Setup of run 1:
==> flow/design.v (excerpt) <==
module reuleaux(input logic clk, input logic rst_n, input logic [2:0] colour,
                input logic [7:0] centre_x, input logic [6:0] centre_y, input logic [7:0] diameter,
                input logic start, output logic done,
                output logic [7:0] vga_x, output logic [6:0] vga_y,
                output logic [2:0] vga_colour, output logic vga_plot);
For scale: ~6,700 cells after synthesis, ~32 flip-flops, about 49 I/O pins, ~39,000 µm² of cells after synthesis.
Settings: LEC_CHECK=0, ABC_AREA=1, CAP_MARGIN=20, CORE_MARGIN=2, CORE_UTILIZATION=66, CTS_CLUSTER_DIAMETER=206, CTS_CLUSTER_SIZE=98, PLACE_DENSITY=0.37, SLEW_MARGIN=20, TNS_END_PERCENT=10; clock period 21.8 ns.
run.sh (not shown) runs the stock make flow with config.mk's settings and CLKGATE_MAP_FILE=.
What ended run 1 was a tool error in 5_1_grt; the run never finished.
diff inputs: run 1 => run 2
==> flow/config.mk <==
export PLATFORM = sky130hd
export DESIGN_NAME = reuleaux
export DESIGN_NICKNAME = reuleaux
export VERILOG_FILES = /design/flow/design.v
export SDC_FILE = /design/flow/constraint.sdc
export NUM_CORES = 4
export LEC_CHECK = 0
export CAP_MARGIN = 20
export CORE_MARGIN = 2
export CORE_UTILIZATION = 40
export SLEW_MARGIN = 20
==> flow/constraint.sdc <==
create_clock -name core_clock -period 31.2 [get_ports {clk}]
set_input_delay 6.2400 -clock core_clock [delete_from_list [all_inputs] [get_ports {clk}]]
set_output_delay 6.2400 -clock core_clock [all_outputs]
set_load 0.01 [all_outputs]
Results
Area fraction in full adders, half adders and majority gates (run 2 over run 1): increase, 2.3 points
Against run 1, run 2 reports a net count after synthesis that is lower.
Of run 1 and run 2, the higher average footprint of a synthesized cell belongs to run 2.
In run 2 the implementation completed, yet the final layout does not meet the checks, the culprit being setup timing.
Fraction of synthesized area in multiplexers: run 1 and run 2 compared, lower one is run 1
Diff run 1 -> run 2: synthesized chip area reported by yosys saw a decrease, overall die height saw an increase.
#### Input delta (run 3 over run 2)
diff --git a/flow/config.mk b/flow/config.mk
--- a/flow/config.mk
+++ b/flow/config.mk
@@ -6,6 +6,8 @@
 export NUM_CORES = 4
 export LEC_CHECK = 0
+export ABC_AREA = 1
 export CAP_MARGIN = 20
 export CORE_MARGIN = 2
-export CORE_UTILIZATION = 40
+export CORE_UTILIZATION = 72
+export PLACE_DENSITY = 0.4
 export SLEW_MARGIN = 20
==> flow/constraint.sdc <==
create_clock -name core_clock -period 15.3 [get_ports {clk}]
set_input_delay 3.0600 -clock core_clock [delete_from_list [all_inputs] [get_ports {clk}]]
set_output_delay 3.0600 -clock core_clock [all_outputs]
set_load 0.01 [all_outputs]
### Flow results
Stage in which a tool error killed run 3: 4_1_cts.
Looking at overall chip area, run 3 sits 39% lower than run 2 does.
Run 2 → run 3: area of the placeable core shrank by 35,000 µm²; placed cell count went up by 1,465; area of the mapped netlist grew by about 9%.
--- input diff run 3..run 4 ---
diff --git a/flow/config.mk b/flow/config.mk
--- a/flow/config.mk
+++ b/flow/config.mk
@@ -10,4 +10,6 @@
 export CORE_MARGIN = 2
 export CORE_UTILIZATION = 72
+export CTS_CLUSTER_DIAMETER = 393
+export CTS_CLUSTER_SIZE = 99
 export PLACE_DENSITY = 0.4
 export SLEW_MARGIN = 20
==> flow/constraint.sdc <==
create_clock -name core_clock -period 12.9 [get_ports {clk}]
set_input_delay 2.5800 -clock core_clock [delete_from_list [all_inputs] [get_ports {clk}]]
set_output_delay 2.5800 -clock core_clock [all_outputs]
set_load 0.01 [all_outputs]
Notes after the runs:
- Run 4 against run 3: pre-CTS setup slack -1360 ps, row count ~0 delta, placer congestion estimate +0.020, post-synthesis cell count from yosys ~0 delta.
- As far as number of top-level pins goes, run 4 and run 3 are indistinguishable; the numbers are identical.
- Run 4 got as far as 5_1_grt, where a tool error ended the run.
- Compound-gate portion of the synthesized area: run 3 vs run 4 identical
- Cell area after placement in run 4 vs run 3: up 0.60%
- Run 4 against run 3: post-DP HPWL saw an increase, area of the mapped netlist saw little to no change.


run A:
reuleaux again, from the RTL that the note above started with.
==> flow/config.mk <==
export PLATFORM = sky130hd
export DESIGN_NAME = reuleaux
export DESIGN_NICKNAME = reuleaux
export VERILOG_FILES = /design/flow/design.v
export SDC_FILE = /design/flow/constraint.sdc
export NUM_CORES = 4
export LEC_CHECK = 0
export CAP_MARGIN = 20
export CELL_PAD_IN_SITES_DETAIL_PLACEMENT = 1
export CORE_ASPECT_RATIO = 0.6
export CORE_MARGIN = 2
export CORE_UTILIZATION = 48
export CTS_CLUSTER_SIZE = 56
export GPL_ROUTABILITY_DRIVEN = 0
export HOLD_SLACK_MARGIN = 0.14
export MAX_ROUTING_LAYER = met5
export MIN_ROUTING_LAYER = met1
export PLACE_DENSITY_LB_ADDON = 0.12
export SLEW_MARGIN = 20
export TNS_END_PERCENT = 15
==> flow/constraint.sdc <==
create_clock -name core_clock -period 54.3 [get_ports {clk}]
set_input_delay 10.8600 -clock core_clock [delete_from_list [all_inputs] [get_ports {clk}]]
set_output_delay 10.8600 -clock core_clock [all_outputs]
set_load 0.01 [all_outputs]
Run A reached the end of the flow, and the finished layout is clean on the timing, design-rule and antenna checks.
Here is what was changed in the inputs of run B compared with run A.
Settings: a change of CORE_UTILIZATION from 48 to 40; a deleted CORE_ASPECT_RATIO that had been 0.6; a deleted MAX_ROUTING_LAYER that had been met5; an added SETUP_SLACK_MARGIN of 3.05; a deleted CTS_CLUSTER_SIZE that had been 56; a deleted GPL_ROUTABILITY_DRIVEN that had been 0; a deleted CELL_PAD_IN_SITES_DETAIL_PLACEMENT that had been 1; a deleted TNS_END_PERCENT that had been 15; a deleted PLACE_DENSITY_LB_ADDON that had been 0.12; a deleted HOLD_SLACK_MARGIN that had been 0.14; a deleted MIN_ROUTING_LAYER that had been met1; a change of the clock period (ns, I/O delays scaled along) from 54.3 to 39.2.
Findings:
Run B -> run A: mean post-synth cell area delta 0, exact match
Against run A, first-pass GRT wire length in run B fell by more than 10%.
Of run B and run A, the run reporting the lower count of buffers not belonging to the clock network in the layout was run A.
Fraction of area in clock buffers and inverters: run B vs run A — no meaningful difference
Diff run A -> run B: worst path setup slack after routing went down 1.74 ns; I/O pin total saw little to no change; biggest cell delay along the critical path decreased 0.28 ns.
Going from run A to run B, well-tap cell count grew by more than 10%.
Lower clock-buffer cell count among run B and run A: run B
Going from run A to run B, total length of routed met2 wires grew by about 11%; slew of the pin with the lowest slew margin went down 0.15 ns.
Run B: flow completed, timing, DRC and antenna clean
--- input diff run B..run C ---
Settings: clearing SETUP_SLACK_MARGIN, which used to be 3.05; swapping 39.2 for 40.0 in the clock period (ns, I/O delays scaled along).
--- outcome ---
Run C | status: complete | timing, DRC, antenna: pass. Going from run B to run C, pre-CTS setup slack now sits lower. The final routed wirelength across all metal layers of run C falls short of that of run B by about 2.7%. Taking run B as the reference, in run C cell area after layout lost about 9%, final critical-path setup slack decreased by 2.42 ns relative to the old numbers, non-clock buffer count now smaller, data arrival time of the worst path saw an increase.
